run 1:
## fixed_point_alu
module fixed_point_alu (
    input clk,
    input rst,
    input [1:0] op,           
    input signed [15:0] a,    
    input signed [15:0] b,    
    output reg signed [23:0] out,   
    output reg overflow       
);
make LEC_CHECK=0 CAP_MARGIN=5 CORE_MARGIN=2 CORE_UTILIZATION=68 CTS_CLUSTER_DIAMETER=336 CTS_CLUSTER_SIZE=33 SLEW_MARGIN=20 TNS_END_PERCENT=5 finish   # period 56.0 ns
run.sh (not shown) runs the stock make flow with config.mk's settings and CLKGATE_MAP_FILE=.
Run 1 got as far as 5_1_grt, where a tool error ended the run.
### run 1 -> run 2
- a change of CORE_UTILIZATION from 68 to 40
- a change of CTS_CLUSTER_SIZE from 33 to 98
- a change of CTS_CLUSTER_DIAMETER from 336 to 386
- a change of CAP_MARGIN from 5 to 20
- a change of the clock period (ns, I/O delays scaled along) from 56.0 to 60.0
Findings:
Run 2 has completed all stages; timing, DRC and antenna checks passed. Run 2 against run 1; core outline area is up by more than half. Simple-gate area share of the yosys netlist came out exactly the same in run 1 and run 2. Async set or reset register ratio after synthesis: run 1 vs run 2 identical. For count of distinct cell types in the synthesized netlist, run 1 and run 2 come out practically identical. Run 2 vs run 1 — detailed-placement wirelength estimate rose about 0.9%. Area after synthesis: run 2 vs run 1 identical. Changes observed in run 2 relative to run 1: chip area saw an increase, weighted congestion reported at the end of routability-driven placement now smaller, sequential-to-total area share from yosys stat now sits at about the same level.
The inputs of run 3 differ from those of run 2 as listed below.
- putting ABC_AREA at 1 where nothing was set
- putting PLACE_DENSITY at 0.37 where nothing was set
- clearing CTS_CLUSTER_DIAMETER, which used to be 386
- swapping 98 for 100 in CTS_CLUSTER_SIZE
- swapping 40 for 71 in CORE_UTILIZATION
- swapping 60.0 for 34.6 in the clock period (ns, I/O delays scaled along)
Results
- Flow for run 3 halted at 4_1_cts, error code DPL-0033.
- Run 2: PASS, flow complete, no timing, DRC or antenna violations
- Run 3 vs run 2, adder and majority cell fraction of the synthesized area went up by 0.93 points.
- Run 3 vs run 2: core region area down by more than a quarter
- Max synthesized area per cell across run 2 and run 3: run 2
- The run showing the greater synthesized area is run 2.
Inputs modified between run 3 and run 4:
- a deleted TNS_END_PERCENT that had been 5
- a change of CORE_UTILIZATION from 71 to 19
- a deleted PLACE_DENSITY that had been 0.37
- a deleted CTS_CLUSTER_SIZE that had been 100
- a deleted ABC_AREA that had been 1
- a change of the clock period (ns, I/O delays scaled along) from 34.6 to 59.0
Results
- Run 3 did not make it past 4_1_cts, where a tool error ended it.
- Run 4 ran to completion and came out clean on the timing, DRC and antenna checks.
- Diff run 3 -> run 4: sequential-to-total area share from yosys stat shows no meaningful change; yosys-reported design area after synthesis increased by 2.7% relative to the old numbers; area of the chip went up by about 280%; synthesized cell count down 376; post-synthesis instance area saw an increase.
- Summary of run 4 over run 3: final estimated routing congestion in global placement lower, simple-gate area share of the yosys netlist lower.
Changes in run 5 relative to run 4:
- CORE_UTILIZATION: 19 -> 62
- CTS_CLUSTER_SIZE: unset -> 96
- ABC_AREA: unset -> 1
- the clock period (ns, I/O delays scaled along): 59.0 -> 34.2
--- outcome ---
Run 4 and run 5: one clean run, run 4; the rest did not finish clean.
Flow for run 5 halted at 5_1_grt, error code GRT-0116.
Higher minimum setup slack after placement goes to run 4 over run 5.
Synthesized area on run 5 is ahead of run 4.
[compare] base=run 4 new=run 5: full die area now sits lower; adder-cell share of the synthesized area now sits higher; Yosys chip area now sits lower.
For instance count of the mapped netlist, dividing the value from run 5 by the value from run 4 gives 1.09.

---

fixed_point_alu again, from the RTL that the note above started with.
==> flow/config.mk <==
export PLATFORM = sky130hd
export DESIGN_NAME = fixed_point_alu
export DESIGN_NICKNAME = fixed_point_alu
export VERILOG_FILES = /design/flow/design.v
export SDC_FILE = /design/flow/constraint.sdc
export NUM_CORES = 4
export LEC_CHECK = 0
export ABC_AREA = 0
export CAP_MARGIN = 20
export CORE_MARGIN = 2
export CORE_UTILIZATION = 72
export CTS_CLUSTER_DIAMETER = 190
export CTS_CLUSTER_SIZE = 24
export SETUP_SLACK_MARGIN = 1.79
export SLEW_MARGIN = 20
==> flow/constraint.sdc <==
create_clock -name core_clock -period 13.1 [get_ports {clk}]
set_input_delay 2.6200 -clock core_clock [delete_from_list [all_inputs] [get_ports {clk}]]
set_output_delay 2.6200 -clock core_clock [all_outputs]
set_load 0.01 [all_outputs]
The first run never finished: it broke off in detailed placement (3_5_place_dp) with DPL-0033.
==> next run, changes <==
ABC_AREA = not set   (was 0)
CORE_UTILIZATION = 30   (was 72)
CTS_CLUSTER_DIAMETER = not set   (was 190)
CTS_CLUSTER_SIZE = not set   (was 24)
SETUP_SLACK_MARGIN = not set   (was 1.79)
clock period = 63.1 ns   (was 13.1 ns; I/O delays follow)
The changed run completed without violations.
Synthesized area does not change.
Die size goes up by 140%.
Synthesized cell count does not change.
==> next run, changes <==
ABC_AREA = 1   (was not set)
CORE_UTILIZATION = 68   (was 30)
CTS_CLUSTER_SIZE = 98   (was not set)
clock period = 78.6 ns   (was 63.1 ns; I/O delays follow)
What happened: Count of clock-buffer cells in the layout stays the same; sequential share of layout area rose by 0.24 points; via count went down by 9.1%; die area fell by 56%; global-route usage goes up by 17 points; area after synthesis fell by 2.6%; final cell count falls by 9.0%; worst setup slack improved by 3800 ps.
==> next run, changes <==
ABC_AREA = not set   (was 1)
CORE_UTILIZATION = 40   (was 68)
CTS_CLUSTER_SIZE = not set   (was 98)
clock period = 60.0 ns   (was 78.6 ns; I/O delays follow)
What happened: Final cell count rose by 4.3%. Cell area rose by 15%.

---

exp/fjord:
The RTL this note starts from:
==> flow/design.v <==
module fixed_point_alu (
    input clk,
    input rst,
    input [1:0] op,           
    input signed [15:0] a,    
    input signed [15:0] b,    
    output reg signed [23:0] out,   
    output reg overflow       
);
    localparam Q8_MAX_POS = 16'sh7FFF;    
    localparam Q8_MAX_NEG = 16'sh8000;    
    localparam Q16_MAX_POS = 24'sh7FFFFF;  
    localparam Q16_MAX_NEG = 24'sh800000;  
    reg signed [31:0] mul_result;   
    reg signed [23:0] add_sub_result;
    always @(posedge clk or posedge rst) begin
        if (rst) begin
            out <= 0;
            overflow <= 0;
        end else begin
            case (op)
                2'b00: begin
                    add_sub_result = a + b;
                    if ((a > 0 && b > 0 && add_sub_result < 0) || 
                        (a < 0 && b < 0 && add_sub_result > 0)) begin
                        overflow <= 1;
                        out <= (a[15] == 1) ? Q16_MAX_NEG : Q16_MAX_POS;
                    end else begin
                        overflow <= 0;
                        out <= { {8{add_sub_result[15]}}, add_sub_result };  
                    end
                end
                2'b01: begin
                    add_sub_result = a - b;
                    if ((a > 0 && b < 0 && add_sub_result < 0) || 
                        (a < 0 && b > 0 && add_sub_result > 0)) begin
                        overflow <= 1;
                        out <= (a[15] == 1) ? Q16_MAX_NEG : Q16_MAX_POS;
                    end else begin
                        overflow <= 0;
                        out <= { {8{add_sub_result[15]}}, add_sub_result };  
                    end
                end
               2'b10: begin
    mul_result = a * b;   
    if ($signed(mul_result[31:8]) > $signed(Q16_MAX_POS)) begin
        overflow <= 1;
        out <= Q16_MAX_POS;
    end else if ($signed(mul_result[31:8]) < $signed(Q16_MAX_NEG)) begin
        overflow <= 1;
        out <= Q16_MAX_NEG;
    end else begin
        overflow <= 0;
        out <= mul_result[31:8];   
    end
end
                2'b11: begin
                    if (b == 0) begin   
                        overflow <= 1;
                        out <= (a[15] == 1) ? Q16_MAX_NEG : Q16_MAX_POS;
                    end else begin
                        out <= (a << 8) / b;
                        overflow <= 0;
                    end
                end
                default: begin
                    out <= 0;
                    overflow <= 0;
                end
            endcase
        end
    end
endmodule
make LEC_CHECK=0 ABC_AREA=0 CAP_MARGIN=20 CORE_MARGIN=2 CORE_UTILIZATION=70 CTS_CLUSTER_DIAMETER=190 CTS_CLUSTER_SIZE=24 HOLD_SLACK_MARGIN=0.23 SETUP_SLACK_MARGIN=1.62 SLEW_MARGIN=20 finish   # period 13.1 ns
exp/fjord did not run to completion, as it errored out during 4_1_cts.
Edits applied to the flow inputs when going from exp/fjord to exp/willow:
- removing HOLD_SLACK_MARGIN (formerly 0.23)
- changing CTS_CLUSTER_SIZE from 24 to 33
- changing CORE_UTILIZATION from 70 to 68
- changing ABC_AREA from 0 to 1
- changing CTS_CLUSTER_DIAMETER from 190 to 336
- removing SETUP_SLACK_MARGIN (formerly 1.62)
- changing the clock period (ns, I/O delays scaled along) from 13.1 to 53.2
### Flow results
- In the metrics for exp/willow and exp/fjord, the one carrying the higher post-synthesis adder-cell area fraction is exp/willow.
- Summary — detailed placer's ending HPWL, exp/willow relative to exp/fjord: lower, by about 30%.
- exp/willow did not make it past 5_1_grt, where a tool error ended it.
- In exp/willow relative to exp/fjord, gate count after technology mapping had gone up by a little under 10%.
- Die outline width: exp/fjord vs exp/willow, no meaningful difference
Setup changes, exp/willow to exp/delta
- a change of CTS_CLUSTER_SIZE from 33 to 100
- an added PLACE_DENSITY of 0.37
- a deleted CTS_CLUSTER_DIAMETER that had been 336
- a change of CORE_UTILIZATION from 68 to 71
- a change of the clock period (ns, I/O delays scaled along) from 53.2 to 41.7
Results
Stage in which a tool error killed exp/delta: 4_1_cts. Going from exp/willow to exp/delta, HPWL after detailed placement climbed about 17%; count of mapped cells out of synthesis barely changed; area of the synthesized netlist per yosys stat barely changed; standard-cell row count dropped 2. Compared with exp/willow, exp/delta shows a overall die area that is 1900 µm² lower. exp/delta vs. exp/willow: number of enable flip-flop cells barely changed; global placer's final weighted congestion climbed 0.11; floorplan core density climbed 3.5 points; core footprint dropped about 5%; pre-CTS worst setup slack dropped 12.26 ns.
Inputs modified between exp/delta and exp/ember:
- ABC_AREA removed (was 1)
- CTS_CLUSTER_DIAMETER newly set to 336
- PLACE_DENSITY removed (was 0.37)
- CTS_CLUSTER_SIZE changed from 100 to 33
- CORE_UTILIZATION changed from 71 to 66
- the clock period (ns, I/O delays scaled along) changed from 41.7 to 56.0
exp/ember against exp/delta: area of the mapped netlist saw an increase, initial standard-cell utilization of the core saw a decrease, post-synthesis sequential area ratio saw little to no change, total die size saw an increase, worst slack at placement saw an increase.
Looking only at number of standard cells reported by yosys, and setting everything else aside, the lower value of exp/ember and exp/delta goes to exp/ember.
[flow] exp/ember | stages: complete | final checks: fail | reason: setup timing
In the summary table, exp/delta is marked failed, with error DPL-0038 raised in 4_1_cts.
exp/ember ends up with a synthesized instance count that is 8.5% lower than in exp/delta.
On global placer's final weighted congestion, exp/ember and exp/delta are basically level.
For exp/cedar, these inputs were changed with respect to exp/ember:
- clearing CTS_CLUSTER_SIZE, which used to be 33
- clearing CTS_CLUSTER_DIAMETER, which used to be 336
- swapping 66 for 40 in CORE_UTILIZATION
- swapping 56.0 for 59.0 in the clock period (ns, I/O delays scaled along)
==> comparison <==
exp/cedar completed; timing, DRC and antenna clean. Cell area reported after detailed placement, exp/cedar vs exp/ember: down by a few percent. Compare exp/cedar and exp/ember | critical path depth lower: exp/cedar. In exp/cedar, the routed wire length came out about 12% below the value in exp/ember. From exp/ember to exp/cedar the numbers moved as follows: maximum single-stage delay on the critical path has decreased; finished layout cell area has decreased; count of plain and timing-repair buffers in the layout has decreased; non-clock buffer area fraction after layout has decreased.
